==> flow/design.v <==
(* keep_hierarchy = "yes", use_dsp = "yes" *)
module cordic_final #(
    parameter WIDTH = 32,          
    parameter FRAC = 14,           
    parameter ITER = 16,           
    parameter LOG_ITER = 4,         
    parameter POST_STAGES = 5       
)
(
    input wire                    clk,
    input wire                    rst_n,        
    input wire                    start,        
    input wire signed [WIDTH-1:0] x_in,         
    input wire                    func_select,  
    output reg                    busy,         
    output reg                    done,         
    output reg signed [WIDTH:0] result       
);
    localparam signed [WIDTH-1:0] ONE_Q = (1 << FRAC);         
    localparam signed [WIDTH-1:0] ONE_Q_1 = ONE_Q >> 1;         
    localparam signed [WIDTH-1:0] K_INV_SCALED = 16'sd19784;    
    wire [5:0] shift_lut [0:ITER-1];
    wire signed [WIDTH-1:0] atanh_lut [0:ITER-1];
    reg signed [WIDTH-1:0] x_pipe [0:ITER];
    reg signed [WIDTH-1:0] y_pipe [0:ITER];
    reg signed [WIDTH-1:0] z_pipe [0:ITER];
    reg valid_pipe [0:ITER];
    reg signed [WIDTH-1:0] x_input_pipe [0:POST_STAGES-1];
    reg signed [WIDTH-1:0] y_result_pipe [0:POST_STAGES-1];
    reg func_select_pipe [0:POST_STAGES-1];
    reg valid_post_pipe [0:POST_STAGES-1];
    reg signed [2*WIDTH-1:0] x_squared_pipe [0:POST_STAGES-1];
    reg signed [2*WIDTH-1:0] coeff_term_pipe [0:POST_STAGES-1];
    reg signed [WIDTH-1:0] one_minus_approx_pipe [0:POST_STAGES-1];
    reg signed [2*WIDTH-1:0] final_product_pipe [0:POST_STAGES-1];
    reg signed [WIDTH-1:0] extracted_result_pipe [0:POST_STAGES-1];
    reg [1:0] state, next_state;
    reg [LOG_ITER:0] stage_counter;
    localparam [1:0] IDLE = 2'b00;
    localparam [1:0] PROCESS = 2'b01;
    localparam [1:0] OUTPUT = 2'b10;
    reg signed [WIDTH-1:0] x_input_stored;  
    reg                    func_select_stored;
    integer i;
    assign shift_lut[0]  = 6'd1;   assign shift_lut[1]  = 6'd2;   assign shift_lut[2]  = 6'd3;   assign shift_lut[3]  = 6'd4;
    assign shift_lut[4]  = 6'd4;   assign shift_lut[5]  = 6'd5;   assign shift_lut[6]  = 6'd6;   assign shift_lut[7]  = 6'd7;
    assign shift_lut[8]  = 6'd8;   assign shift_lut[9]  = 6'd9;   assign shift_lut[10] = 6'd10;  assign shift_lut[11] = 6'd11;
    assign shift_lut[12] = 6'd12;  assign shift_lut[13] = 6'd13;  assign shift_lut[14] = 6'd13;  assign shift_lut[15] = 6'd14;
    assign atanh_lut[0]  = 16'sd9000;   assign atanh_lut[1]  = 16'sd4185;   assign atanh_lut[2]  = 16'sd2059;   assign atanh_lut[3]  = 16'sd1025;
    assign atanh_lut[4]  = 16'sd1025;   assign atanh_lut[5]  = 16'sd512;    assign atanh_lut[6]  = 16'sd256;    assign atanh_lut[7]  = 16'sd128;
    assign atanh_lut[8]  = 16'sd64;     assign atanh_lut[9]  = 16'sd32;     assign atanh_lut[10] = 16'sd16;     assign atanh_lut[11] = 16'sd8;
    assign atanh_lut[12] = 16'sd4;      assign atanh_lut[13] = 16'sd2;      assign atanh_lut[14] = 16'sd2;      assign atanh_lut[15] = 16'sd1;
    genvar stage;
    generate 
        for (stage = 0; stage < ITER; stage = stage + 1) 
        begin : cordic_pipeline
            wire z_positive;
            wire [5:0] current_shift;
            wire signed [WIDTH-1:0] x_shifted;
            wire signed [WIDTH-1:0] y_shifted;
            wire signed [WIDTH-1:0] atanh_val;
            assign z_positive = ~z_pipe[stage][WIDTH-1];
            assign current_shift = shift_lut[stage];
            assign x_shifted = x_pipe[stage] >>> current_shift;
            assign y_shifted = y_pipe[stage] >>> current_shift;
            assign atanh_val = atanh_lut[stage];
            always @(posedge clk or negedge rst_n) begin
                if (!rst_n) begin
                    x_pipe[stage+1] <= {WIDTH{1'b0}};
                    y_pipe[stage+1] <= {WIDTH{1'b0}};
                    z_pipe[stage+1] <= {WIDTH{1'b0}};
                    valid_pipe[stage+1] <= 1'b0;
                end else begin
                    (* use_dsp = "yes" *) x_pipe[stage+1] <= z_positive ? (x_pipe[stage] + y_shifted) : (x_pipe[stage] - y_shifted);
                    (* use_dsp = "yes" *) y_pipe[stage+1] <= z_positive ? (y_pipe[stage] + x_shifted) : (y_pipe[stage] - x_shifted);
                    (* use_dsp = "yes" *) z_pipe[stage+1] <= z_positive ? (z_pipe[stage] - atanh_val) : (z_pipe[stage] + atanh_val);
                    valid_pipe[stage+1] <= valid_pipe[stage];
                end
            end
        end
    endgenerate
    always @(posedge clk or negedge rst_n) begin
        if (!rst_n) begin
            x_input_pipe[0] <= {WIDTH{1'b0}};
            y_result_pipe[0] <= {WIDTH{1'b0}};
            func_select_pipe[0] <= 1'b0;
            valid_post_pipe[0] <= 1'b0;
            x_squared_pipe[0] <= {(2*WIDTH){1'b0}};
        end else begin
            x_input_pipe[0] <= x_input_stored;
            y_result_pipe[0] <= y_pipe[ITER];
            func_select_pipe[0] <= func_select_stored;
            valid_post_pipe[0] <= valid_pipe[ITER];
            (* use_dsp = "yes" *) x_squared_pipe[0] <= $signed(x_input_stored) * $signed(x_input_stored);
        end
    end
    always @(posedge clk or negedge rst_n) begin
        if (!rst_n) begin
            x_input_pipe[1] <= {WIDTH{1'b0}};
            y_result_pipe[1] <= {WIDTH{1'b0}};
            func_select_pipe[1] <= 1'b0;
            valid_post_pipe[1] <= 1'b0;
            coeff_term_pipe[1] <= {(2*WIDTH){1'b0}};
        end else begin
            x_input_pipe[1] <= x_input_pipe[0];
            y_result_pipe[1] <= y_result_pipe[0];
            func_select_pipe[1] <= func_select_pipe[0];
            valid_post_pipe[1] <= valid_post_pipe[0];
            (* use_dsp = "yes" *) coeff_term_pipe[1] <= (x_squared_pipe[0] * 23900) >>> 30;
        end
    end
    always @(posedge clk or negedge rst_n) begin
        if (!rst_n) begin
            x_input_pipe[2] <= {WIDTH{1'b0}};
            y_result_pipe[2] <= {WIDTH{1'b0}};
            func_select_pipe[2] <= 1'b0;
            valid_post_pipe[2] <= 1'b0;
            one_minus_approx_pipe[2] <= {WIDTH{1'b0}};
        end else begin
            x_input_pipe[2] <= x_input_pipe[1];
            y_result_pipe[2] <= y_result_pipe[1];
            func_select_pipe[2] <= func_select_pipe[1];
            valid_post_pipe[2] <= valid_post_pipe[1];
            (* use_dsp = "yes" *) one_minus_approx_pipe[2] <= ONE_Q - coeff_term_pipe[1][WIDTH-1:0];
        end
    end
    always @(posedge clk or negedge rst_n) begin
        if (!rst_n) begin
            x_input_pipe[3] <= {WIDTH{1'b0}};
            y_result_pipe[3] <= {WIDTH{1'b0}};
            func_select_pipe[3] <= 1'b0;
            valid_post_pipe[3] <= 1'b0;
            final_product_pipe[3] <= {(2*WIDTH){1'b0}};
        end else begin
            x_input_pipe[3] <= x_input_pipe[2];
            y_result_pipe[3] <= y_result_pipe[2];
            func_select_pipe[3] <= func_select_pipe[2];
            valid_post_pipe[3] <= valid_post_pipe[2];
            (* use_dsp = "yes" *) final_product_pipe[3] <= $signed(y_result_pipe[2]) * $signed(one_minus_approx_pipe[2]);
        end
    end
    always @(posedge clk or negedge rst_n) begin
        if (!rst_n) begin
            x_input_pipe[4] <= {WIDTH{1'b0}};
            y_result_pipe[4] <= {WIDTH{1'b0}};
            func_select_pipe[4] <= 1'b0;
            valid_post_pipe[4] <= 1'b0;
            extracted_result_pipe[4] <= {WIDTH{1'b0}};
        end else begin
            x_input_pipe[4] <= x_input_pipe[3];
            y_result_pipe[4] <= y_result_pipe[3];
            func_select_pipe[4] <= func_select_pipe[3];
            valid_post_pipe[4] <= valid_post_pipe[3];
            (* use_dsp = "yes" *) extracted_result_pipe[4] <= final_product_pipe[3] >>> FRAC;
        end
    end
    always @(*) begin
        case (state)
            IDLE: next_state = start ? PROCESS : IDLE;
            PROCESS: next_state = (stage_counter >= ITER + POST_STAGES + 3) ? OUTPUT : PROCESS; 
            OUTPUT: next_state = IDLE;
            default: next_state = IDLE;
        endcase
    end  
    always @(posedge clk or negedge rst_n) begin
        if (!rst_n) begin
            state <= IDLE;
            busy <= 1'b0;
            done <= 1'b0;
            result <= {WIDTH{1'b0}};
            stage_counter <= {(LOG_ITER+1){1'b0}};
            x_pipe[0] <= {WIDTH{1'b0}};
            y_pipe[0] <= {WIDTH{1'b0}};
            z_pipe[0] <= {WIDTH{1'b0}};
            valid_pipe[0] <= 1'b0;
            x_input_stored <= {WIDTH{1'b0}};
            func_select_stored <= 1'b0;
        end else begin
            state <= next_state;
            done <= 1'b0;  
            case (state)
                IDLE: begin
                    busy <= 1'b0;
                    stage_counter <= {(LOG_ITER+1){1'b0}};
                    if (start) begin
                        x_pipe[0] <= K_INV_SCALED;  
                        y_pipe[0] <= {WIDTH{1'b0}}; 
                        func_select_stored <= func_select;
                        if (func_select) begin  
                            z_pipe[0] <= x_in; 
                            x_input_stored <= x_in;
                        end else begin  
                            z_pipe[0] <= $signed(x_in) >>> 1; 
                            x_input_stored <= $signed(x_in) >>> 1;
                        end
                        valid_pipe[0] <= 1'b1;
                        busy <= 1'b1;
                        stage_counter <= {(LOG_ITER+1){1'b0}};
                    end
                end
                PROCESS: begin
                    stage_counter <= stage_counter + 1'b1;
                end
                OUTPUT: begin
                    busy <= 1'b0;
                    if (valid_post_pipe[POST_STAGES-1]) begin
                        if (func_select_pipe[POST_STAGES-1]) begin
                            result <= extracted_result_pipe[POST_STAGES-1];
                        end else begin
                            result <= (extracted_result_pipe[POST_STAGES-1] + ONE_Q) >>> 1;
                        end
                        done <= 1'b1;
                    end
                end
                default: begin
                    state <= IDLE;
                end
            endcase
        end
    end
endmodule                      
==> flow/run.sh <==
#!/bin/bash
# the make line also repeats each setting of config.mk as NAME=value (left out here)
make -C /OpenROAD-flow-scripts/flow DESIGN_CONFIG=/design/flow/config.mk WORK_HOME=/design/flow/orfs CLKGATE_MAP_FILE= finish
==> flow/config.mk <==
export PLATFORM = sky130hd
export DESIGN_NAME = cordic_final
export DESIGN_NICKNAME = cordic_final
export VERILOG_FILES = /design/flow/design.v
export SDC_FILE = /design/flow/constraint.sdc
export NUM_CORES = 4
export LEC_CHECK = 0
export ABC_AREA = 0
export CAP_MARGIN = 25
export CORE_MARGIN = 2
export CORE_UTILIZATION = 33
export CTS_CLUSTER_SIZE = 44
export GPL_ROUTABILITY_DRIVEN = 0
export MIN_ROUTING_LAYER = met1
export PLACE_DENSITY_LB_ADDON = 0.19
export SLEW_MARGIN = 35
export TNS_END_PERCENT = 40
==> flow/constraint.sdc <==
create_clock -name core_clock -period 12.2 [get_ports {clk}]
set_input_delay 2.4400 -clock core_clock [delete_from_list [all_inputs] [get_ports {clk}]]
set_output_delay 2.4400 -clock core_clock [all_outputs]
set_load 0.01 [all_outputs]
==> deck_impl_summary.md, run 1 <==
Synthesis and Place & Route Summary

Power and ir drop
  – Pint: 9.91 mW
  – P per Cell Area: approximately 63 nW/um^2
  – Tot Pwr: 12.8 mW
  – Clock share of power: between 50 and 60%
  – Sw Ratio: roughly 23%
  – Sw power: 2.88 mW
  – P_seq: between 5 and 6 mW
  – Sequential power share: between 40 and 50%
  – Clock-net power: roughly 6.9 mW
  – Top power group: clock
  – Power share of the combinational group: under 10%
  – Comb group: roughly 0.16 mW
  – Leak: 99.5 nW
  – Peak supply drop: between 100 and 150 uV

Worst setup path
  – CP Buf/Inv Count: 5
  – WP data required: 12970 ps
  – Crit path capture: x_squared_pipe[0][59]$_DFF_PN0_
  – Crit path max-delay cell type: dfrtp_2
  – Worst R2R End: x_squared_pipe[0][59]$_DFF_PN0_
  – Maximum fanout along the worst path: 25
  – Family with the most delay on the worst path: adder cells
  – Crit path DAT: ~11000 ps
  – Number of cells on the critical path: 25
  – Crit-path max cell delay: approximately 950 ps
  – Critical path's most frequent cell: fa_1
  – Flop2flop setup slack: roughly 2100 ps
  – Startpoint types: flop
  – RR Startpoint: z_pipe[0][20]$_DFFE_PN0P_
  – Register-to-Register Path Depth: 25
  – Critical Path End Type: flop
  – Critical Path Source: z_pipe[0][20]$_DFFE_PN0P_
  – Setup Crit Path Kind: flop to flop

Timing
  – Worst setup margin: a little over 2000 ps
  – Setup violators final: 0
  – F_max: between 0.09 and 0.1 GHz
  – RSZ-0062 raised after global routing: no
  – Period utilisation layout: 83.0%
  – Hold Slack: 327 ps
  – Worst-margin pin slew: about 950 ps
  – TNS Setup: 0 ps
  – Slew Limit Fails: 0
  – Fin. Hold Viols: 0
  – Slew headroom: approximately 36%
  – Fin crit period: roughly 10000 ps
  – Skew final: ~66 ps

Clocking
  – Cts-stage hold buffer count: 0
  – Clk latency late pin: between 900 and 1000 ps
  – CTS buffer count: 216
  – CTS tree: yes
  – Root Buffer: clkbuf_16
  – PostCTS Resize Cnt: 0
  – CTS HTree Levels: 4
  – Clk slew on worst S/H paths: about 60 ps
  – CTS sink count: roughly 1700
  – Post-CTS Setup Inserts: 0
  – Clock buffer depth: 4

Routing
  – WL final: approximately 500 mm
  – Via count: between 100k and 150k
  – Via density: 4.83
  – WL per Instance: approximately 18 microns
  – Remaining DRCs: 0
  – First drt pass iteration count: 5
  – 1st-iter DRT viols: around 6800
  – Detail Route Antenna Nets: 0

Synthesis
  – Top non-seq family: adder cells
  – Top FF cell, synth: dfrtp_1
  – Yosys warns: 14
  – Top cells by count, synth: inv_1, fa_1, ha_1, dfrtp_1, xnor2_1
  – Mux area share: less than 1%
  – Number of enable flip-flop cells: 0
  – Xor/xnor share: under 10%
  – Synthesized instance count: 19600
  – Top cells by area: dfrtp_1, fa_1, ha_1, xnor2_1, inv_1
  – Yosys adder share: 36.0%
  – Aoi share: between 10% and 20%
  – Cell with the most instances after synthesis: inv_1
  – Simple-Gate Fraction of Synth Area: roughly 12%
  – Yosys reg bits: between 1500 and 2000
  – Mapped Nets: approximately 24000
  – Top-area cell share: roughly a quarter
  – Post-synth cell types: roughly 88
  – Post-Syn Area: around 190000 sq um
  – Synth area leader: dfrtp_1
  – Async set or reset register ratio after synthesis: approximately 100%
  – Syn_area_per_cell: around 9.5 sq um
  – Synth Seq Share: a little under a quarter
  – Ys cells: 19600
  – Yosys synthesis chip area: roughly 190000 sq um

Floorplan
  – Fp util: 33.1%
  – Die W: around 750 microns
  – Io pins: approximately 71
  – Core area: 560000 sq um
  – Die Y: between 700 and 800 microns
  – Row count: 275
  – DIE AREA: around 570000 sq um

Worst hold path
  – Min-Delay Endpoint: z_pipe[12][2]$_DFF_PN0_
  – Hold/Removal Path Class: flop to flop
  – Hold Path Stages: 0
  – Hold path startpoint: z_pipe[11][2]$_DFF_PN0_

Outcome
  – Outcome: timing/DRC/antenna clean

Placed design
  – Post-DP Area: about 200000 sq um
  – Pre-CTS setup slack: 2220 ps
  – Placed Cells: 26800
  – Hpwl dp: about 400 mm
  – I/O Buffers: roughly 70

GRT
  – First-pass GRT wire length: a little under 800 mm
  – GR Overflow Total: 0
  – Antenna violations before repair: 10
  – Vias in the first global route: 137000
  – Total track usage: about 18%
  – Pin count of the biggest net entering global routing: around 170

Final layout
  – Final Non-Filler Cells: approximately 27000
  – Final Util: ~36%
  – Design area: between 200000 and 250000 sq um
  – Synthesis-to-finish area growth: 9.54%
  – Layout Nets: approximately 24000

Job
  – MaxCap Viol Count: 0
  – Tool warnings: about 110
-- layout make-up --
type / count / area [sq um]
clock buffer: 280 / 6060
inverter: 2962 / 11100
timing repair buffer: 243 / 2190
sequential: 1733 / 43400
antenna: 2 / 5.00
tap: 7479 / 9360
clock inverter: 116 / 1550
multi-input combinational: 14400 / 129000
fill: 56800 / 357000
-- metal layers --
metal	track usage (%)	part of all wire [%]
met1	23.8	46
met2	30.2	48
met3	1.69	3.3
met4	4.23	2.7
met5	0	0
==> run 2, diff against run 1 <==
ABC_AREA = not set   (was 0)
CAP_MARGIN = 20   (was 25)
CORE_UTILIZATION = 68   (was 33)
CTS_CLUSTER_SIZE = not set   (was 44)
GPL_ROUTABILITY_DRIVEN = not set   (was 0)
MIN_ROUTING_LAYER = not set   (was met1)
PLACE_DENSITY_LB_ADDON = not set   (was 0.19)
SLEW_MARGIN = 20   (was 35)
TNS_END_PERCENT = not set   (was 40)
clock period = 9.83 ns   (was 12.2 ns; I/O delays follow)
==> deck_impl_summary.md, run 2 <==
Synthesis and Place & Route Summary

Outcome
  – Outcome: timing/DRC/antenna clean

Timing
  – Slew headroom: approximately 27%
  – F_max: between 0.1 and 0.15 GHz
  – RSZ-0062 raised after global routing: no
  – TNS Setup: 0 ps
  – Setup violators final: 0
  – Skew final: 50.0 ps
  – Worst setup margin: ~500 ps
  – Slew Limit Fails: 0
  – Period utilisation layout: roughly 95%
  – Fin. Hold Viols: 0
  – Hold Slack: around 320 ps
  – Fin crit period: 9320 ps
  – Worst-margin pin slew: roughly 1100 ps

Clocking
  – Clk latency late pin: about 890 ps
  – Clk slew on worst S/H paths: approximately 80 ps
  – Root Buffer: clkbuf_16
  – CTS tree: yes
  – CTS HTree Levels: 4
  – CTS buffer count: between 150 and 200
  – Cts-stage hold buffer count: 0
  – CTS sink count: 1733
  – Clock buffer depth: 4

Final layout
  – Register Area: 43400 sq um
  – Layout Nets: roughly 24000
  – Comb area: ~130000 sq um
  – Fillers: 20600
  – Synthesis-to-finish area growth: 6.59%

Power and ir drop
  – Sequential power share: between 40% and 50%
  – Peak supply drop: about 140 uV
  – Clock share of power: a little over half
  – Top power group: clock
  – Leak: roughly 100 nW
  – Clock-net power: about 7.9 mW
  – Sw power: between 3 and 4 mW
  – Sw Ratio: 21.5%
  – P_seq: approximately 7.1 mW
  – P per Cell Area: 77.1 nW/um^2
  – Pint: ~12 mW
  – Comb group: 0.174 mW
  – Power share of the combinational group: 1.1%

Synthesis
  – Number of enable flip-flop cells: 0
  – Top-area cell share: between 20% and 30%
  – Async set or reset register ratio after synthesis: about 100%
  – Synth Seq Share: between 20% and 30%
  – Post-synth cell types: 88
  – Top non-seq family: adder cells
  – Yosys warns: 14
  – Aoi share: between 10% and 20%
  – Mapped Nets: around 24000
  – Syn_area_per_cell: between 9 and 10 sq um
  – Top cells by count, synth: inv_1, fa_1, ha_1, dfrtp_1, xnor2_1
  – Cell with the most instances after synthesis: inv_1
  – Xor/xnor share: slightly below 9%
  – Yosys adder share: 36.0%
  – Ys cells: between 15000 and 20000
  – Top cells by area: dfrtp_1, fa_1, ha_1, xnor2_1, inv_1
  – Yosys reg bits: 1733
  – Top FF cell, synth: dfrtp_1
  – Mux area share: less than 1%
  – Post-Syn Area: roughly 190000 sq um
  – Synth area leader: dfrtp_1
  – Simple-Gate Fraction of Synth Area: 12.3%
  – Synthesized instance count: 19600
  – Yosys synthesis chip area: between 150000 and 200000 sq um

Worst setup path
  – Worst R2R End: x_squared_pipe[0][59]$_DFF_PN0_
  – Number of cells on the critical path: 27
  – Critical path's most frequent cell: fa_1
  – Startpoint types: flop
  – Crit path DAT: about 10000 ps
  – WP data required: ~11000 ps
  – Critical Path Source: z_pipe[0][15]$_DFFE_PN0P_
  – CP Buf/Inv Count: 3
  – Register-to-Register Path Depth: 27
  – Maximum fanout along the worst path: 11
  – Flop2flop setup slack: 510 ps
  – Crit path max-delay cell type: dfrtp_1
  – Crit-path max cell delay: around 680 ps
  – Critical Path End Type: flop
  – Setup Crit Path Kind: flop to flop
  – Family with the most delay on the worst path: adder cells
  – RR Startpoint: z_pipe[0][15]$_DFFE_PN0P_
  – Crit path capture: x_squared_pipe[0][59]$_DFF_PN0_

Routing
  – WL final: 450 mm
  – WL per Instance: 19.3 microns
  – Via count: around 130k
  – Via density: ~5.8
  – 1st-iter DRT viols: 9221
  – Detail Route Antenna Nets: 0
  – Remaining DRCs: 0
  – First drt pass iteration count: 12

Floorplan
  – Fp util: about two thirds
  – Die Y: 526 microns
  – DIE AREA: approximately 280000 sq um
  – Io pins: 71
  – Die W: around 530 microns
  – Row count: roughly 190
  – Core area: roughly 270000 sq um

Worst hold path
  – Hold Path Stages: 0
  – Min-Delay Endpoint: valid_post_pipe[3]$_DFF_PN0_
  – Hold/Removal Path Class: flop to flop
  – Hold path startpoint: valid_post_pipe[2]$_DFF_PN0_

Placed design
  – Hpwl dp: between 300 and 400 mm
  – I/O Buffers: roughly 70
  – GPL Wtd Cong: approximately 1
  – Pre-CTS setup slack: 354 ps

GRT
  – Pin count of the biggest net entering global routing: roughly 180
  – First-pass GRT wire length: 731 mm
  – Vias in the first global route: between 100k and 150k
  – Antenna violations before repair: 6
  – GR Overflow Total: 0
  – Total track usage: roughly 33%

Job
  – Tool warnings: approximately 120
  – MaxCap Viol Count: 0
run 2: per-stage QoR:
stage	util (%)	power [mW]	cells	cell area [sq um]
after floorplan	-	7.28	19600	185000
after global placement	70.3	7.45	23000	190000
after detailed placement	70.3	7.45	23000	190000
after CTS	72.9	15.4	23300	197000
after global routing	72.9	15.7	23300	197000
final	72.9	15.2	23300	197000
run 2: final cells by class:
| type | instances | area share, % |
|---|---|---|
| Antenna cell | 9 | 0.0114 |
| Clock buffer | 250 | 2.76 |
| Clock inverter | 107 | 0.802 |
| Inverter | 2962 | 5.63 |
| Multi-Input combinational cell | 14400 | 65.4 |
| Sequential cell | 1733 | 22.0 |
| Tap cell | 3570 | 2.26 |
| Timing Repair Buffer | 268 | 1.16 |
run 2: layer usage:
metal | share of wire [%] | track usage (%) | wire length (microns)
met1 | 43 | 44.9 | 192000
met2 | 47 | 54.3 | 211000
met3 | 6.6 | 5.09 | 29800
met5 | 0.0056 | 0 | 25
met4 | 3.8 | 11.1 | 17000
run 2: repair_timing:
item	4_1_cts	5_1_grt
resized	0	2
setup endpoints to repair	0	1
setup buffers	0	0
==> run 3, diff against run 2 <==
CELL_PAD_IN_SITES_DETAIL_PLACEMENT = 2   (was not set)
CELL_PAD_IN_SITES_GLOBAL_PLACEMENT = 3   (was not set)
CORE_UTILIZATION = 26   (was 68)
CTS_CLUSTER_DIAMETER = 171   (was not set)
GPL_ROUTABILITY_DRIVEN = 0   (was not set)
HOLD_SLACK_MARGIN = 0.23   (was not set)
MAX_ROUTING_LAYER = met5   (was not set)
PLACE_DENSITY_LB_ADDON = 0.19   (was not set)
SETUP_SLACK_MARGIN = 1.54   (was not set)
SLEW_MARGIN = 25   (was 20)
clock period = 12.0 ns   (was 9.83 ns; I/O delays follow)
==> deck_impl_summary.md, run 3 <==
Synthesis and Place & Route Summary

Clocking
  – CTS HTree Levels: 4
  – Clk slew on worst S/H paths: roughly 60 ps
  – Clk latency late pin: around 1000 ps
  – CTS buffer count: around 230
  – CTS sink count: 1733
  – Clock buffer depth: 4
  – Cts-stage hold buffer count: 0
  – Post-CTS Setup Inserts: 0
  – PostCTS Resize Cnt: 0
  – Root Buffer: clkbuf_16
  – CTS tree: yes

Worst setup path
  – Crit path capture: x_squared_pipe[0][59]$_DFF_PN0_
  – Critical Path End Type: flop
  – Flop2flop setup slack: between 2000 and 2500 ps
  – Crit-path max cell delay: just under 1000 ps
  – RR Startpoint: z_pipe[0][19]$_DFFE_PN0P_
  – Family with the most delay on the worst path: adder cells
  – Crit path DAT: approximately 11000 ps
  – Critical Path Source: z_pipe[0][19]$_DFFE_PN0P_
  – Critical-path cell list: inv_1 > nor2_1 > fa_1 > fa_1 > inv_1 > fa_1 > fa_1 > inv_1 > fa_1 > fa_1 > fa_1 > fa_1 > ha_1 > a21oi_1 > o21ai_0 > a21oi_1 > o21ai_0 > o21ai_1 > a21oi_1 > o41ai_1 > a21boi_1 > or3_1 > a2111oi_0 > nor3_1
  – Register-to-Register Path Depth: 24
  – Startpoint types: flop
  – Number of cells on the critical path: 24
  – WP data required: between 10000 and 15000 ps
  – Maximum fanout along the worst path: 12
  – Setup Crit Path Kind: flop to flop
  – CP Buf/Inv Count: 3
  – Crit path max-delay cell type: dfrtp_1
  – Critical path's most frequent cell: fa_1
  – Worst R2R End: x_squared_pipe[0][59]$_DFF_PN0_

Timing
  – Fin. Hold Viols: 0
  – Slew headroom: between 20% and 30%
  – Worst-margin pin slew: ~1100 ps
  – Fin crit period: 9970 ps
  – Period utilisation layout: between 80 and 90%
  – TNS Setup: 0 ps
  – Hold Slack: about 310 ps
  – RSZ-0062 raised after global routing: no
  – Slew Limit Fails: 0
  – Skew final: between 90 and 100 ps
  – F_max: 0.100 GHz
  – Worst setup margin: around 2000 ps
  – Setup violators final: 0

Floorplan
  – Row count: just over 300
  – Fp util: between 20% and 30%
  – Core area: a little over 700000 sq um
  – Die W: 848 microns
  – DIE AREA: between 700000 and 800000 sq um
  – Io pins: around 70
  – Die Y: 848 microns

Power and ir drop
  – P_seq: 5.85 mW
  – Sw Ratio: a little under a quarter
  – Power share of the combinational group: under 10%
  – Clock-net power: around 7.4 mW
  – Comb group: about 0.16 mW
  – Peak supply drop: approximately 140 uV
  – P per Cell Area: 65.3 nW/um^2
  – Sw power: 3.14 mW
  – Clock share of power: about 55%
  – Leak: around 100 nW
  – Pint: just over 10 mW
  – Top power group: clock
  – Sequential power share: a little over two fifths

Synthesis
  – Top-area cell share: 23.4%
  – Yosys synthesis chip area: ~190000 sq um
  – Mapped Nets: 23600
  – Yosys adder share: a little over a third
  – Async set or reset register ratio after synthesis: approximately 100%
  – Top non-seq family: adder cells
  – Top FF cell, synth: dfrtp_1
  – Post-Syn Area: about 190000 sq um
  – Number of enable flip-flop cells: 0
  – Xor/xnor share: between 8 and 9%
  – Syn_area_per_cell: around 9.5 sq um
  – Synth Seq Share: a little under a quarter
  – Simple-Gate Fraction of Synth Area: between 10% and 20%
  – Yosys reg bits: between 1500 and 2000
  – Top cells by count, synth: inv_1, fa_1, ha_1, dfrtp_1, xnor2_1
  – Post-synth cell types: 88
  – Synth area leader: dfrtp_1
  – Synthesized instance count: roughly 20000
  – Aoi share: a little under an eighth
  – Ys cells: ~20000
  – Top cells by area: dfrtp_1, fa_1, ha_1, xnor2_1, inv_1
  – Mux area share: less than 1%
  – Cell with the most instances after synthesis: inv_1
  – Yosys warns: 14

GRT
  – Pin count of the biggest net entering global routing: 180
  – GR Overflow Total: 0
  – First-pass GRT wire length: just under 1000 mm
  – Total track usage: between 10% and 20%
  – Antenna violations before repair: 31
  – Vias in the first global route: 155000

Routing
  – Via density: about 4.6
  – WL final: roughly 620 mm
  – Detail Route Antenna Nets: 0
  – WL per Instance: 21.2 microns
  – Remaining DRCs: 0
  – First drt pass iteration count: 5
  – 1st-iter DRT viols: about 4500
  – Via count: 135000

Placed design
  – Hpwl dp: slightly above 500 mm
  – I/O Buffers: around 70
  – Pre-CTS setup slack: around 2100 ps
  – Placed Cells: 28900

Final layout
  – Layout Nets: roughly 24000
  – Fillers: 79100
  – Final Non-Filler Cells: a little under 30000
  – Final Util: between 20% and 30%
  – Synthesis-to-finish area growth: 11.2%

Job
  – Tool warnings: 120
  – MaxCap Viol Count: 0

Outcome
  – Outcome: timing/DRC/antenna clean

Worst hold path
  – Hold Path Stages: 0
  – Min-Delay Endpoint: z_pipe[6][8]$_DFF_PN0_
  – Hold/Removal Path Class: flop to flop
  – Hold path startpoint: z_pipe[5][8]$_DFF_PN0_
==> run 3: area by class of cell <==
type,instances,area (sq um),share of cell area (%)
diodes,3,7.51,0.00365
clock buffers,311,6520,3.17
clock inverters,118,1670,0.809
inverters,2962,11100,5.40
multi-input cells,14400,129000,62.7
flip-flops and latches,1733,43400,21.1
well taps,9516,11900,5.78
repair buffers,240,2120,1.03
==> run 3: stage by stage <==
step,power (mW),area (sq um)
3_3_place_gp,6.12,198000
4_1_cts,13.8,206000
6_report,13.4,206000
3_5_place_dp,6.12,198000
2_1_floorplan,5.96,185000
5_1_grt,14.0,206000
==> run 3: metal layers <==
layer	global-route usage (%)	up-vias	share of wire (%)
met5	0	-	0.0011
met4	2.66	2	1.6
met3	1.40	434	2.1
met2	30.5	899	49
met1	23.3	70400	47
li1	-	63700	-
==> run 4, diff against run 3 <==
CELL_PAD_IN_SITES_GLOBAL_PLACEMENT = 0   (was 3)
SETUP_SLACK_MARGIN = 0.23   (was 1.54)
TNS_END_PERCENT = 10   (was not set)
==> deck_impl_summary.md, run 4 <==
Synthesis and Place & Route Summary

Outcome
  – Outcome: timing/DRC/antenna clean

Power and ir drop
  – P per Cell Area: roughly 62 nW/um^2
  – Power share of the combinational group: 1.2%
  – Sw power: approximately 3.0 mW
  – Pint: 9.76 mW
  – P_seq: roughly 6 mW
  – Tot Pwr: about 13 mW
  – Peak supply drop: about 120 uV
  – Clock-net power: 6.81 mW
  – Comb group: around 0.15 mW
  – Sw Ratio: about a quarter
  – Sequential power share: a little under half
  – Clock share of power: 53.2%
  – Top power group: clock
  – Leak: 99.3 nW

Worst setup path
  – Number of cells on the critical path: 30
  – CP Buf/Inv Count: 9
  – Family with the most delay on the worst path: adder cells
  – Flop2flop setup slack: ~1900 ps
  – Setup Crit Path Kind: flop to flop
  – RR Startpoint: z_pipe[0][13]$_DFFE_PN0P_
  – Worst R2R End: x_squared_pipe[0][59]$_DFF_PN0_
  – WP data required: 12810 ps
  – Critical Path Source: z_pipe[0][13]$_DFFE_PN0P_
  – Critical path's most frequent cell: fa_1
  – Maximum fanout along the worst path: 20
  – Register-to-Register Path Depth: 30
  – Crit path max-delay cell type: o41ai_1
  – Critical Path End Type: flop
  – Crit path capture: x_squared_pipe[0][59]$_DFF_PN0_
  – Crit path DAT: 10930 ps
  – Startpoint types: flop
  – Crit-path max cell delay: approximately 760 ps

Final layout
  – Design area: approximately 200000 sq um
  – Final Util: between 20% and 30%
  – Final Non-Filler Cells: 29300
  – Layout Nets: ~24000
  – Fillers: between 70000 and 80000
  – Synthesis-to-finish area growth: 10.7%

GRT
  – Pin count of the biggest net entering global routing: around 160
  – Total track usage: between 10% and 20%
  – GR Overflow Total: 0
  – Vias in the first global route: 158000
  – First-pass GRT wire length: between 900 and 1000 mm
  – Antenna violations before repair: 30

Synthesis
  – Yosys adder share: a little over a third
  – Top cells by area: dfrtp_1, fa_1, ha_1, xnor2_1, inv_1
  – Post-synth cell types: 88
  – Top cells by count, synth: inv_1, fa_1, ha_1, dfrtp_1, xnor2_1
  – Xor/xnor share: 8.70%
  – Ys cells: just under 20000
  – Yosys reg bits: 1733
  – Cell with the most instances after synthesis: inv_1
  – Number of enable flip-flop cells: 0
  – Aoi share: 11.9%
  – Simple-Gate Fraction of Synth Area: around 12%
  – Post-Syn Area: 185000 sq um
  – Mux area share: 0.815%
  – Top FF cell, synth: dfrtp_1
  – Synthesized instance count: about 20000
  – Top-area cell share: a little under a quarter
  – Top non-seq family: adder cells
  – Synth area leader: dfrtp_1
  – Async set or reset register ratio after synthesis: around 100%
  – Synth Seq Share: a little under a quarter
  – Mapped Nets: approximately 24000
  – Yosys warns: 14
  – Syn_area_per_cell: about 9.5 sq um
  – Yosys synthesis chip area: ~190000 sq um

Clocking
  – CTS HTree Levels: 4
  – Post-CTS Setup Inserts: 0
  – Clk latency late pin: roughly 1000 ps
  – CTS sink count: about 1700
  – Cts-stage hold buffer count: 0
  – Clock buffer depth: 4
  – PostCTS Resize Cnt: 0
  – CTS tree: yes
  – CTS buffer count: between 200 and 250
  – Clk slew on worst S/H paths: ~70 ps
  – Root Buffer: clkbuf_16

Job
  – MaxCap Viol Count: 0
  – Tool warnings: about 120

Placed design
  – Placed Cells: around 29000
  – Post-DP Area: around 200000 sq um
  – I/O Buffers: ~70
  – Hpwl dp: 483 mm

Routing
  – First drt pass iteration count: 5
  – WL final: about 590 mm
  – Via count: 138000
  – Detail Route Antenna Nets: 0
  – Remaining DRCs: 0
  – WL per Instance: approximately 20 microns
  – 1st-iter DRT viols: around 5200
  – Via density: 4.71

Floorplan
  – Fp util: between 20% and 30%
  – Row count: between 300 and 400
  – Io pins: around 71
  – DIE AREA: a little over 700000 sq um
  – Die W: ~850 microns
  – Die Y: between 800 and 900 microns
  – Core area: 711000 sq um

Timing
  – F_max: around 0.099 GHz
  – Fin crit period: approximately 10000 ps
  – Slew Limit Fails: 0
  – Slew headroom: 24.9%
  – RSZ-0062 raised after global routing: no
  – Period utilisation layout: ~84%
  – Setup violators final: 0
  – Worst-margin pin slew: 1120 ps
  – Skew final: approximately 110 ps
  – TNS Setup: 0 ps
  – Fin. Hold Viols: 0

Worst hold path
  – Hold Path Stages: 0
  – Hold/Removal Path Class: flop to flop
  – Min-Delay Endpoint: y_result_pipe[0][19]$_DFF_PN0_
  – Hold path startpoint: y_pipe[16][19]$_DFF_PN0_
==> run 4: metal layers <==
| layer | up-vias | routed length (microns) | track usage, % |
|---|---|---|---|
| met2 | 1431 | 284000 | 28.2 |
| met1 | 72200 | 272000 | 21.7 |
| met3 | 594 | 16900 | 1.60 |
| met4 | 10 | 14100 | 3.58 |
| met5 | - | 65 | 0 |
| li1 | 63700 | - | - |
==> run 4: per-stage QoR <==
step | setup slack (ps) | hold WS, ps
after floorplan | 3200 | 331
after global placement | 2160 | 331
after detailed placement | 2020 | 336
after CTS | 1970 | 311
after global routing | 1520 | 327
final | 1880 | 328
==> run 4: layout make-up <==
type                            instances  area [sq um]  area share [%]
Inverter                             2962         11100            5.42
Timing Repair Buffer                  248          2170            1.06
Tap cell                             9516         11900            5.81
Antenna cell                            7          17.5         0.00854
Multi-Input combinational cell      14400        129000            63.0
Clock buffer                          275          5760            2.81
Clock inverter                        111          1530           0.744
Sequential cell                      1733         43400            21.2
==> run 5, diff against run 4 <==
CAP_MARGIN = 0   (was 20)
CELL_PAD_IN_SITES_DETAIL_PLACEMENT = not set   (was 2)
CELL_PAD_IN_SITES_GLOBAL_PLACEMENT = not set   (was 0)
CORE_UTILIZATION = 72   (was 26)
CTS_CLUSTER_DIAMETER = 34   (was 171)
GPL_ROUTABILITY_DRIVEN = not set   (was 0)
HOLD_SLACK_MARGIN = not set   (was 0.23)
MAX_ROUTING_LAYER = not set   (was met5)
PLACE_DENSITY_LB_ADDON = not set   (was 0.19)
SETUP_SLACK_MARGIN = 2.46   (was 0.23)
SLEW_MARGIN = 20   (was 25)
TNS_END_PERCENT = 5   (was 10)
clock period = 8.25 ns   (was 12.0 ns; I/O delays follow)
==> deck_impl_summary.md, run 5 <==
Synthesis and Place & Route Summary

Outcome
  – Outcome: timing/DRC/antenna clean

Synthesis
  – Simple-Gate Fraction of Synth Area: 12.3%
  – Synth Seq Share: approximately a quarter
  – Synth area leader: dfrtp_1
  – Syn_area_per_cell: ~9.5 sq um
  – Cell with the most instances after synthesis: inv_1
  – Top cells by count, synth: inv_1, fa_1, ha_1, dfrtp_1, xnor2_1
  – Top-area cell share: a little under a quarter
  – Top cells by area: dfrtp_1, fa_1, ha_1, xnor2_1, inv_1
  – Top non-seq family: adder cells
  – Top FF cell, synth: dfrtp_1
  – Async set or reset register ratio after synthesis: about 100%
  – Yosys adder share: 36.0%
  – Ys cells: just under 20000
  – Aoi share: a little under an eighth
  – Yosys reg bits: between 1500 and 2000
  – Xor/xnor share: about 8.7%
  – Mapped Nets: between 20000 and 25000
  – Number of enable flip-flop cells: 0
  – Yosys warns: 14
  – Mux area share: less than 1%
  – Post-Syn Area: approximately 190000 sq um
  – Post-synth cell types: a little under 90
  – Yosys synthesis chip area: 185000 sq um
  – Synthesized instance count: 19600

Worst setup path
  – Crit path max-delay cell type: fa_1
  – Crit path DAT: 8770 ps
  – Critical Path Source: z_pipe[0][9]$_DFFE_PN0P_
  – WP data required: 9040 ps
  – Register-to-Register Path Depth: 37
  – Critical Path End Type: flop
  – Startpoint types: flop
  – Critical path's most frequent cell: buf_4
  – Crit path capture: x_squared_pipe[0][25]$_DFF_PN0_
  – Setup Crit Path Kind: flop to flop
  – CP Buf/Inv Count: 21
  – Maximum fanout along the worst path: 4
  – Family with the most delay on the worst path: adder cells
  – Worst R2R End: x_squared_pipe[0][25]$_DFF_PN0_
  – Number of cells on the critical path: 37
  – Flop2flop setup slack: 270 ps
  – Crit-path max cell delay: a little under 600 ps
  – RR Startpoint: z_pipe[0][9]$_DFFE_PN0P_

Routing
  – First drt pass iteration count: 8
  – Via density: slightly below 6
  – Via count: 140000
  – 1st-iter DRT viols: between 10000 and 15000
  – WL final: between 400 and 500 mm
  – Detail Route Antenna Nets: 0
  – Remaining DRCs: 0
  – WL per Instance: just over 20 microns

Floorplan
  – Fp util: about 72%
  – Io pins: just over 70
  – Row count: ~190
  – Die W: around 510 microns
  – Die Y: roughly 500 microns
  – DIE AREA: between 200000 and 300000 sq um
  – Core area: ~260000 sq um

Timing
  – Slew Limit Fails: 0
  – Worst-margin pin slew: between 1000 and 1500 ps
  – Period utilisation layout: 96.7%
  – Fin. Hold Viols: 0
  – Slew headroom: between 20 and 25%
  – Skew final: between 50 and 60 ps
  – Fin crit period: ~8000 ps
  – Worst setup margin: approximately 270 ps
  – RSZ-0062 raised after global routing: yes
  – Setup violators final: 0
  – F_max: between 0.1 and 0.15 GHz
  – TNS Setup: 0 ps

Power and ir drop
  – P_seq: approximately 8.5 mW
  – Comb group: about 0.21 mW
  – Sequential power share: 38.4%
  – Tot Pwr: between 20 and 25 mW
  – Sw Ratio: about a quarter
  – P per Cell Area: ~110 nW/um^2
  – Power share of the combinational group: ~1%
  – Pint: about 17 mW
  – Sw power: 5.19 mW
  – Leak: approximately 100 nW
  – Clock share of power: between 60 and 70%
  – Peak supply drop: around 200 uV
  – Top power group: clock
  – Clock-net power: about 14 mW

Final layout
  – Synthesis-to-finish area growth: 11.2%
  – Layout Nets: between 20000 and 25000
  – Final Non-Filler Cells: between 20000 and 25000
  – Design area: approximately 210000 sq um

Clocking
  – CTS buffer count: around 320
  – Clk slew on worst S/H paths: 50 ps
  – CTS tree: yes
  – Clock buffer depth: 4
  – Clk latency late pin: about 930 ps
  – CTS HTree Levels: 5
  – Root Buffer: clkbuf_16
  – CTS sink count: roughly 1700

Worst hold path
  – Hold path startpoint: y_result_pipe[1][16]$_DFF_PN0_
  – Min-Delay Endpoint: y_result_pipe[2][16]$_DFF_PN0_
  – Hold Path Stages: 0
  – Hold/Removal Path Class: flop to flop

Placed design
  – GPL Wtd Cong: slightly below 1
  – Hpwl dp: between 300 and 400 mm
  – Pre-CTS setup slack: -264 ps
  – Post-DP Area: about 190000 sq um
  – I/O Buffers: about 70
  – Placed Cells: about 23000

GRT
  – First-pass GRT wire length: 759 mm
  – GR Overflow Total: 0
  – Pin count of the biggest net entering global routing: around 180
  – Vias in the first global route: between 100k and 150k
  – Total track usage: between 30% and 40%
  – Antenna violations before repair: 11
  – Met3 usage: 7.05%
  – Met2 Usage GRT: around three fifths
  – GR peak layer: met2
  – Met1 GRT Util: a little under half

Job
  – MaxCap Viol Count: 0
  – Tool warnings: ~120
[run 5: stage by stage]
step	hold slack, ps	util (%)
floorplan	331	-
global placement	332	74.8
detailed placement	335	74.8
CTS	331	79.4
global route	340	80.3
finish	332	80.3
[run 5: layout make-up]
class / instances / area, sq um
Antenna cell: 7 / 17.5
Clock buffer: 373 / 8510
Clock inverter: 222 / 2700
Fill cell: 16600 / 50400
Inverter: 2962 / 11200
Multi-Input combinational cell: 14400 / 130000
Sequential cell: 1733 / 43500
Tap cell: 3384 / 4230
Timing Repair Buffer: 590 / 5610
[run 5: timing repair]
item,in CTS,in global routing
gates resized,91,362
hold buffers,0,0
setup endpoints to repair,116,121
setup buffers,36,117
gates cloned,0,9
pin swaps,41,157
[run 5: metal layers]
layer / part of all wire [%] / up-vias
met3: 7.6 / 1460
li1: - / 64900
met5: 0.0077 / -
met1: 40 / 68700
met2: 47 / 5165
met4: 5.2 / 6
==> run 6, diff against run 5 <==
CAP_MARGIN = 20   (was 0)
CELL_PAD_IN_SITES_DETAIL_PLACEMENT = 1   (was not set)
CELL_PAD_IN_SITES_GLOBAL_PLACEMENT = 3   (was not set)
CORE_UTILIZATION = 21   (was 72)
CTS_CLUSTER_DIAMETER = 171   (was 34)
HOLD_SLACK_MARGIN = 0.1   (was not set)
MAX_ROUTING_LAYER = met5   (was not set)
SETUP_SLACK_MARGIN = 1.54   (was 2.46)
TNS_END_PERCENT = not set   (was 5)
clock period = 12.0 ns   (was 8.25 ns; I/O delays follow)
==> deck_impl_summary.md, run 6 <==
Synthesis and Place & Route Summary

Worst setup path
  – Crit path capture: x_squared_pipe[0][53]$_DFF_PN0_
  – Worst R2R End: x_squared_pipe[0][53]$_DFF_PN0_
  – Crit-path max cell delay: between 900 and 1000 ps
  – Family with the most delay on the worst path: adder cells
  – Critical Path Source: z_pipe[0][16]$_DFFE_PN0P_
  – WP data required: 12840 ps
  – Critical path's most frequent cell: fa_1
  – Critical Path End Type: flop
  – Crit path DAT: 10760 ps
  – RR Startpoint: z_pipe[0][16]$_DFFE_PN0P_
  – Setup Crit Path Kind: flop to flop
  – Register-to-Register Path Depth: 25
  – Startpoint types: flop
  – CP Buf/Inv Count: 5
  – Flop2flop setup slack: about 2100 ps
  – Crit path max-delay cell type: a2111oi_2
  – Maximum fanout along the worst path: 11
  – Number of cells on the critical path: 25

Placed design
  – Hpwl dp: approximately 490 mm
  – GPL Wtd Cong: 0.807
  – Placed Cells: 31000
  – I/O Buffers: ~70

Timing
  – Slew headroom: between 20% and 30%
  – RSZ-0062 raised after global routing: no
  – Worst-margin pin slew: 1080 ps
  – TNS Setup: 0 ps
  – Period utilisation layout: 82.6%
  – Slew Limit Fails: 0
  – Fin. Hold Viols: 0
  – Setup violators final: 0
  – Fin crit period: between 9000 and 10000 ps
  – F_max: about 0.10 GHz
  – Skew final: around 100 ps

GRT
  – Antenna violations before repair: 32
  – First-pass GRT wire length: 925 mm
  – Total track usage: between 10% and 20%
  – Vias in the first global route: 148000
  – GR Overflow Total: 0
  – Pin count of the biggest net entering global routing: approximately 140

Power and ir drop
  – Power share of the combinational group: under 10%
  – Sw power: between 3 and 4 mW
  – Sw Ratio: 23.6%
  – P per Cell Area: about 64 nW/um^2
  – Pint: 10.1 mW
  – Top power group: clock
  – Sequential power share: 44.1%
  – Comb group: around 0.16 mW
  – Clock share of power: a little over half
  – Peak supply drop: 125 uV
  – P_seq: approximately 6 mW
  – Clock-net power: around 7.3 mW
  – Leak: around 100 nW

Routing
  – First drt pass iteration count: 5
  – 1st-iter DRT viols: 5306
  – WL final: ~590 mm
  – Remaining DRCs: 0
  – WL per Instance: between 15 and 20 microns
  – Detail Route Antenna Nets: 0
  – Via count: 133000
  – Via density: between 4 and 5

Synthesis
  – Syn_area_per_cell: between 9 and 10 sq um
  – Xor/xnor share: 8.70%
  – Yosys adder share: about 36%
  – Ys cells: around 20000
  – Yosys warns: 14
  – Top FF cell, synth: dfrtp_1
  – Async set or reset register ratio after synthesis: 100%
  – Yosys reg bits: 1733
  – Synthesized instance count: slightly below 20000
  – Top cells by count, synth: inv_1, fa_1, ha_1, dfrtp_1, xnor2_1
  – Cell with the most instances after synthesis: inv_1
  – Post-Syn Area: 185000 sq um
  – Top non-seq family: adder cells
  – Synth area leader: dfrtp_1
  – Top-area cell share: a little under a quarter
  – Yosys synthesis chip area: around 190000 sq um
  – Synth Seq Share: 23.4%
  – Post-synth cell types: 88
  – Top cells by area: dfrtp_1, fa_1, ha_1, xnor2_1, inv_1
  – Number of enable flip-flop cells: 0
  – Aoi share: between 10% and 20%
  – Simple-Gate Fraction of Synth Area: about an eighth
  – Mapped Nets: approximately 24000
  – Mux area share: less than 1%

Floorplan
  – Core area: about 880000 sq um
  – Io pins: approximately 71
  – Fp util: 21.0%
  – Die W: 943 microns
  – Row count: 345
  – Die Y: approximately 940 microns
  – DIE AREA: between 800000 and 900000 sq um

Worst hold path
  – Hold path startpoint: y_result_pipe[0][17]$_DFF_PN0_
  – Hold Path Stages: 0
  – Min-Delay Endpoint: y_result_pipe[1][17]$_DFF_PN0_
  – Hold/Removal Path Class: flop to flop

Clocking
  – Clk slew on worst S/H paths: approximately 60 ps
  – CTS sink count: between 1500 and 2000
  – CTS HTree Levels: 4
  – Cts-stage hold buffer count: 0
  – CTS buffer count: ~230
  – Root Buffer: clkbuf_16
  – Clk latency late pin: 990 ps
  – CTS tree: yes
  – PostCTS Resize Cnt: 0
  – Clock buffer depth: 4
  – Post-CTS Setup Inserts: 0

Final layout
  – Layout Nets: roughly 24000
  – Synthesis-to-finish area growth: 12.6%
  – Final Util: a little under a quarter
  – Final Non-Filler Cells: 31400

Outcome
  – Outcome: timing/DRC/antenna clean

Job
  – MaxCap Viol Count: 0
  – Tool warnings: around 110
## run 6: cell type report
type	instances	area, sq um
clock buffer	309	6500
sequential	1733	43400
antenna	7	17.5
multi-input combinational	14400	129000
clock inverter	114	1470
inverter	2962	11100
tap	11600	14500
fill	102000	672000
timing repair buffer	268	2300
## run 6: routing by layer
| metal | up-vias | GRT usage (%) | part of all wire (%) |
|---|---|---|---|
| met3 | 509 | 1.48 | 2.9 |
| met2 | 1138 | 22.0 | 46 |
| met1 | 67100 | 18.8 | 49 |
| li1 | 63900 | - | - |
| met5 | - | 0 | 0.012 |
| met4 | 10 | 2.37 | 1.9 |
## run 6: stage by stage
stage / area (sq um) / setup slack, ps / hold slack [ps] / power (mW)
after floorplan: 185000 / 3200 / 331 / 5.96
after global placement: 200000 / 1950 / 331 / 6.12
after detailed placement: 200000 / 1930 / 336 / 6.12
after CTS: 208000 / 1930 / 301 / 13.6
after global routing: 208000 / 1610 / 325 / 13.9
final: 208000 / 2080 / 327 / 13.3
==> run 7, diff against run 6 <==
CELL_PAD_IN_SITES_DETAIL_PLACEMENT = not set   (was 1)
CELL_PAD_IN_SITES_GLOBAL_PLACEMENT = not set   (was 3)
CORE_UTILIZATION = 70   (was 21)
CTS_CLUSTER_DIAMETER = not set   (was 171)
CTS_CLUSTER_SIZE = 23   (was not set)
HOLD_SLACK_MARGIN = not set   (was 0.1)
MAX_ROUTING_LAYER = not set   (was met5)
SETUP_SLACK_MARGIN = not set   (was 1.54)
clock period = 3.08 ns   (was 12.0 ns; I/O delays follow)
==> deck_impl_summary.md, run 7 <==
Physical Implementation Snapshot

Synthesis
  – Top-area cell share: around a quarter
  – Top non-seq family: adder cells
  – Yosys warns: 14
  – Cell with the most instances after synthesis: inv_1
  – Post-synth cell types: between 80 and 90
  – Aoi share: a little under an eighth
  – Synth area leader: dfrtp_1
  – Simple-Gate Fraction of Synth Area: between 10% and 20%
  – Top cells by area: dfrtp_1, fa_1, ha_1, xnor2_1, inv_1
  – Yosys reg bits: between 1500 and 2000
  – Top cells by count, synth: inv_1, fa_1, ha_1, dfrtp_1, xnor2_1
  – Synth Seq Share: between 20% and 30%
  – Xor/xnor share: just under 9%
  – Mapped Nets: roughly 24000
  – Synthesized instance count: ~20000
  – Syn_area_per_cell: about 9.5 sq um
  – Mux area share: 0.815%
  – Yosys synthesis chip area: roughly 190000 sq um
  – Async set or reset register ratio after synthesis: 100%
  – Top FF cell, synth: dfrtp_1
  – Number of enable flip-flop cells: 0
  – Yosys adder share: 36.0%
  – Ys cells: just under 20000
  – Post-Syn Area: roughly 190000 sq um

Floorplan
  – Die Y: just over 500 microns
  – Fp util: a little over two thirds
  – Core area: 263000 sq um
  – Row count: 188
  – Die W: between 500 and 600 microns
  – DIE AREA: between 200000 and 300000 sq um
  – Io pins: between 70 and 80

Clocking
  – CTS buffer count: ~200
  – Root Buffer: clkbuf_16
  – CTS sink count: between 1500 and 2000
  – CTS HTree Levels: 4
  – Clock buffer depth: 4

Outcome
  – Outcome: did not finish
  – Failed at: global routing
  – Error msg: [ERROR GRT-0232] Routing congestion too high. Check the congestion heatmap in the GUI.

Placed design
  – Hpwl dp: between 400 and 500 mm
  – GPL Wtd Cong: 1.01
  – I/O Buffers: approximately 70

GRT
  – Total track usage: 68.3%
  – GR Overflow Total: around 1800
-- run 7: timing repair --
item                       in CTS
resized                       313
setup buffers                  79
hold endpoints to repair       44
pin swaps                     164
setup endpoints to repair     900
cloned                          3
hold buffers                    1
-- run 7: layer usage --
layer	overflow	global-route usage, %
met5	23	37.4
met4	509	61.1
met3	162	49.2
met2	958	88.3
met1	108	69.1
-- run 7: through the flow --
step / worst slack (ps) / setup TNS, ps / utilization, % / instances / area (sq um)
CTS: -4930 / -947200 / 90.9 / 28000 / 239000
detailed placement: -5160 / -904640 / 87.5 / 27500 / 230000
global placement: -4960 / -813120 / 87.5 / 27500 / 230000
floorplan: -4950 / -516930 / - / 19600 / 190000
==> run 8, diff against run 7 <==
CORE_MARGIN = 6   (was 2)
CORE_UTILIZATION = 60   (was 70)
CTS_CLUSTER_DIAMETER = 373   (was not set)
CTS_CLUSTER_SIZE = not set   (was 23)
PLACE_DENSITY = 0.37   (was not set)
clock period = 12.0 ns   (was 3.08 ns; I/O delays follow)
==> deck_impl_summary.md, run 8 <==
Synthesis and Place & Route Summary

Outcome
  – Outcome: timing/DRC/antenna clean

Synthesis
  – Yosys reg bits: between 1500 and 2000
  – Cell with the most instances after synthesis: inv_1
  – Mux area share: less than 1%
  – Top cells by area: dfrtp_1, fa_1, ha_1, xnor2_1, inv_1
  – Aoi share: around an eighth
  – Yosys warns: 14
  – Syn_area_per_cell: ~9.5 sq um
  – Top non-seq family: adder cells
  – Number of enable flip-flop cells: 0
  – Simple-Gate Fraction of Synth Area: between 10% and 20%
  – Post-Syn Area: about 190000 sq um
  – Yosys adder share: a little over a third
  – Top FF cell, synth: dfrtp_1
  – Post-synth cell types: between 80 and 90
  – Synthesized instance count: roughly 20000
  – Xor/xnor share: 8.70%
  – Synth Seq Share: 23.4%
  – Top-area cell share: 23.4%
  – Mapped Nets: between 20000 and 25000
  – Ys cells: ~20000
  – Yosys synthesis chip area: between 150000 and 200000 sq um
  – Synth area leader: dfrtp_1
  – Async set or reset register ratio after synthesis: 100%
  – Top cells by count, synth: inv_1, fa_1, ha_1, dfrtp_1, xnor2_1

Floorplan
  – Die Y: approximately 570 microns
  – Fp util: 60.5%
  – Row count: between 200 and 250
  – Die W: about 570 microns
  – Io pins: 71
  – DIE AREA: approximately 320000 sq um
  – Core area: slightly above 300000 sq um

Timing
  – Slew headroom: approximately 13%
  – TNS Setup: 0 ps
  – Fin. Hold Viols: 0
  – Slew Limit Fails: 0
  – Worst-margin pin slew: 1300 ps
  – Period utilisation layout: 83.9%
  – RSZ-0062 raised after global routing: no
  – Fin crit period: about 10000 ps
  – Setup violators final: 0
  – Worst setup margin: 1930 ps
  – F_max: ~0.099 GHz
  – Skew final: between 70 and 80 ps

Power and ir drop
  – Comb group: between 0.1 and 0.15 mW
  – Sw power: ~2.7 mW
  – Power share of the combinational group: ~1.1%
  – Clock-net power: 6.49 mW
  – Leak: roughly 99 nW
  – Pint: around 10 mW
  – Tot Pwr: 12.5 mW
  – Clock share of power: a little over half
  – Top power group: clock
  – Sw Ratio: ~22%
  – P per Cell Area: between 60 and 70 nW/um^2
  – P_seq: 5.85 mW
  – Sequential power share: 46.9%
  – Peak supply drop: between 100 and 150 uV

Worst setup path
  – Worst R2R End: x_squared_pipe[0][59]$_DFF_PN0_
  – Crit path max-delay cell type: clkinv_1
  – WP data required: 12740 ps
  – Flop2flop setup slack: around 1900 ps
  – Critical Path End Type: flop
  – Register-to-Register Path Depth: 28
  – Crit-path max cell delay: 810 ps
  – Startpoint types: flop
  – CP Buf/Inv Count: 7
  – Crit path DAT: between 10000 and 15000 ps
  – Family with the most delay on the worst path: adder cells
  – Number of cells on the critical path: 28
  – Crit path capture: x_squared_pipe[0][59]$_DFF_PN0_
  – Maximum fanout along the worst path: 20
  – RR Startpoint: z_pipe[0][13]$_DFFE_PN0P_
  – Setup Crit Path Kind: flop to flop
  – Critical Path Source: z_pipe[0][13]$_DFFE_PN0P_
  – Critical path's most frequent cell: fa_1

Routing
  – Detail Route Antenna Nets: 0
  – Via density: 5.55
  – First drt pass iteration count: 6
  – WL per Instance: ~19 microns
  – 1st-iter DRT viols: roughly 7700
  – WL final: roughly 450 mm
  – Remaining DRCs: 0
  – Via count: roughly 130k

Worst hold path
  – Hold Path Stages: 0
  – Hold/Removal Path Class: flop to flop
  – Min-Delay Endpoint: extracted_result_pipe[4][16]$_DFF_PN0_
  – Hold path startpoint: final_product_pipe[3][30]$_DFF_PN0_

Placed design
  – Hpwl dp: approximately 360 mm
  – GPL Wtd Cong: 0.942
  – I/O Buffers: approximately 70
  – Pre-CTS setup slack: 1960 ps

GRT
  – Antenna violations before repair: 5
  – Total track usage: roughly 28%
  – GR Overflow Total: 0
  – Vias in the first global route: 135000
  – First-pass GRT wire length: about 730 mm
  – Pin count of the biggest net entering global routing: 167

Clocking
  – Root Buffer: clkbuf_16
  – CTS HTree Levels: 4
  – CTS tree: yes
  – Clk slew on worst S/H paths: 60 ps
  – Post-CTS Setup Inserts: 0
  – Clk latency late pin: approximately 890 ps
  – CTS sink count: ~1700
  – PostCTS Resize Cnt: 0
  – Clock buffer depth: 4
  – CTS buffer count: about 200
  – Cts-stage hold buffer count: 0

Job
  – Tool warnings: approximately 120
  – MaxCap Viol Count: 0

Final layout
  – Synthesis-to-finish area growth: 6.83%
  – Layout Nets: about 24000
==> run 8: per-stage QoR <==
| stage | instances | hold WS, ps | util (%) | cell area [sq um] |
|---|---|---|---|---|
| 4_1_cts | 23800 | 325 | 64.6 | 198000 |
| 5_1_grt | 23800 | 338 | 64.6 | 198000 |
| 3_3_place_gp | 23500 | 331 | 62.3 | 191000 |
| 6_report | 23800 | 330 | 64.6 | 198000 |
| 2_1_floorplan | 19600 | 331 | - | 185000 |
| 3_5_place_dp | 23500 | 335 | 62.3 | 191000 |
==> run 8: cell type report <==
cell class                      instances  area, sq um
Multi-Input combinational cell      14400       129000
Fill cell                           25900       108000
Sequential cell                      1733        43400
Inverter                             2962        11100
Clock buffer                          270         5680
Tap cell                             4100         5130
Timing Repair Buffer                  230         2010
Clock inverter                        106         1390
Antenna cell                            9         22.5
==> run 8: layer usage <==
layer	track usage, %	vias up	wire [microns]
met5	0	-	13
met1	38.8	64800	201000
met2	46.6	2966	212000
met4	8.15	2	15100
met3	3.49	740	21900
li1	-	63800	-
==> run 9, diff against run 8 <==
CORE_MARGIN = 2   (was 6)
CORE_UTILIZATION = 72   (was 60)
CTS_CLUSTER_DIAMETER = not set   (was 373)
CTS_CLUSTER_SIZE = 10   (was not set)
PLACE_DENSITY = 0.4   (was 0.37)
SETUP_SLACK_MARGIN = -0.31   (was not set)
clock period = 5.91 ns   (was 12.0 ns; I/O delays follow)
==> deck_impl_summary.md, run 9 <==
Synthesis and Place & Route Summary

Outcome
  – Outcome: finished with violations
  – Layout check failures: negative setup slack

Synthesis
  – Synth area leader: dfrtp_1
  – Simple-Gate Fraction of Synth Area: between 10% and 20%
  – Synthesized instance count: ~20000
  – Post-synth cell types: around 88
  – Synth Seq Share: approximately a quarter
  – Async set or reset register ratio after synthesis: approximately 100%
  – Number of enable flip-flop cells: 0
  – Xor/xnor share: approximately 8.7%
  – Mux area share: less than 1%
  – Syn_area_per_cell: 9.47 sq um
  – Mapped Nets: 23600
  – Yosys synthesis chip area: ~190000 sq um
  – Aoi share: 11.9%
  – Top cells by count, synth: inv_1, fa_1, ha_1, dfrtp_1, xnor2_1
  – Ys cells: 19600
  – Cell with the most instances after synthesis: inv_1
  – Yosys adder share: between 30% and 40%
  – Top-area cell share: 23.4%
  – Top cells by area: dfrtp_1, fa_1, ha_1, xnor2_1, inv_1
  – Post-Syn Area: 185000 sq um
  – Top FF cell, synth: dfrtp_1
  – Yosys reg bits: 1733
  – Top non-seq family: adder cells
  – Yosys warns: 14

Worst setup path
  – Crit path capture: x_squared_pipe[0][56]$_DFF_PN0_
  – Startpoint types: flop
  – CP Buf/Inv Count: 6
  – Flop2flop setup slack: -2150 ps
  – Crit path max-delay cell type: fa_2
  – Worst R2R End: x_squared_pipe[0][56]$_DFF_PN0_
  – Register-to-Register Path Depth: 30
  – Critical Path Source: z_pipe[0][17]$_DFFE_PN0P_
  – Family with the most delay on the worst path: adder cells
  – WP data required: 6650 ps
  – Critical Path End Type: flop
  – Crit path DAT: ~9000 ps
  – Critical path's most frequent cell: fa_1
  – Setup Crit Path Kind: flop to flop
  – Crit-path max cell delay: 600 ps
  – Number of cells on the critical path: 30
  – Maximum fanout along the worst path: 6
  – RR Startpoint: z_pipe[0][17]$_DFFE_PN0P_

Final layout
  – Layout Nets: ~25000
  – Final Non-Filler Cells: about 24000
  – Design area: 209000 sq um
  – Synthesis-to-finish area growth: 12.9%
  – Fillers: 15800

Routing
  – WL per Instance: 20.6 microns
  – Via density: slightly below 6
  – WL final: 498 mm
  – Remaining DRCs: 0
  – 1st-iter DRT viols: 11100
  – Via count: approximately 140k
  – First drt pass iteration count: 9
  – Detail Route Antenna Nets: 0

Floorplan
  – Core area: 256000 sq um
  – Die Y: a little over 500 microns
  – Row count: 186
  – Io pins: about 71
  – DIE AREA: 261000 sq um
  – Fp util: ~72%
  – Die W: a little over 500 microns

Clocking
  – CTS sink count: about 1700
  – Clk slew on worst S/H paths: approximately 60 ps
  – Clock buffer depth: 4
  – Clk latency late pin: 900 ps
  – Root Buffer: clkbuf_16
  – CTS HTree Levels: 4
  – CTS tree: yes
  – Cts-stage hold buffer count: 0
  – CTS buffer count: ~210

Timing
  – Worst-margin pin slew: 1050 ps
  – Slew Limit Fails: 0
  – Worst setup margin: -2150 ps
  – RSZ-0062 raised after global routing: yes
  – Skew final: ~72 ps
  – Period utilisation layout: 136%
  – Fin. Hold Viols: 0
  – TNS Setup: -110520 ps
  – Setup violators final: 107
  – Slew headroom: between 20% and 30%
  – Hold Slack: 331 ps
  – F_max: between 0.1 and 0.15 GHz
  – Fin crit period: between 8000 and 9000 ps

Power and ir drop
  – P_seq: between 10 and 15 mW
  – Peak supply drop: 220 uV
  – Sw Ratio: 22.0%
  – Clock share of power: roughly half
  – P per Cell Area: 114 nW/um^2
  – Clock-net power: approximately 12 mW
  – Sequential power share: 49.7%
  – Power share of the combinational group: under 10%
  – Pint: approximately 19 mW
  – Comb group: 0.311 mW
  – Leak: ~110 nW
  – Sw power: 5.26 mW
  – Top power group: registers

GRT
  – Pin count of the biggest net entering global routing: 156
  – First-pass GRT wire length: 789 mm
  – Antenna violations before repair: 14
  – Vias in the first global route: roughly 150k
  – Total track usage: a little under two fifths
  – GR Overflow Total: 0

Placed design
  – I/O Buffers: about 70
  – GPL Wtd Cong: between 1 and 1.5
  – Hpwl dp: roughly 390 mm
  – Pre-CTS setup slack: -2350 ps
  – Placed Cells: roughly 24000
  – Post-DP Area: around 200000 sq um

Job
  – MaxCap Viol Count: 0
  – Tool warnings: about 120

Worst hold path
  – Min-Delay Endpoint: y_result_pipe[2][19]$_DFF_PN0_
  – Hold/Removal Path Class: flop to flop
  – Hold path startpoint: y_result_pipe[1][19]$_DFF_PN0_
  – Hold Path Stages: 0
-- run 9: layout make-up --
class	count	area (sq um)	share of cell area, %
clock buffer	270	5660	2.71
sequential	1733	43400	20.8
multi-input combinational	14400	132000	63.0
timing repair buffer	1393	12400	5.93
clock inverter	29	363	0.174
antenna	6	15.0	0.00718
timing repair inverter	1	8.76	0.00419
tap	3384	4230	2.03
inverter	2962	11200	5.36
-- run 9: timing repair --
item,in CTS,in global routing
endpoints found under the setup margin,95,101
cloned,2,1
pin swaps,280,146
buffers inserted,130,51
resized,485,201
-- run 9: stage by stage --
stage	power, mW	util [%]
3_5_place_dp	12.4	77.7
3_3_place_gp	12.4	77.7
2_1_floorplan	12.1	-
4_1_cts	24.1	81.1
5_1_grt	24.6	81.6
6_report	23.9	81.6
-- run 9: layer usage --
| metal | track usage (%) | vias up | part of all wire [%] |
|---|---|---|---|
| met5 | 0 | - | 0.011 |
| met4 | 18.0 | 8 | 5.6 |
| met3 | 5.33 | 1583 | 6.5 |
| met2 | 65.6 | 5443 | 49 |
| met1 | 47.2 | 70700 | 38 |
| li1 | - | 66000 | - |
Power is estimated from default activity; no workload was simulated.
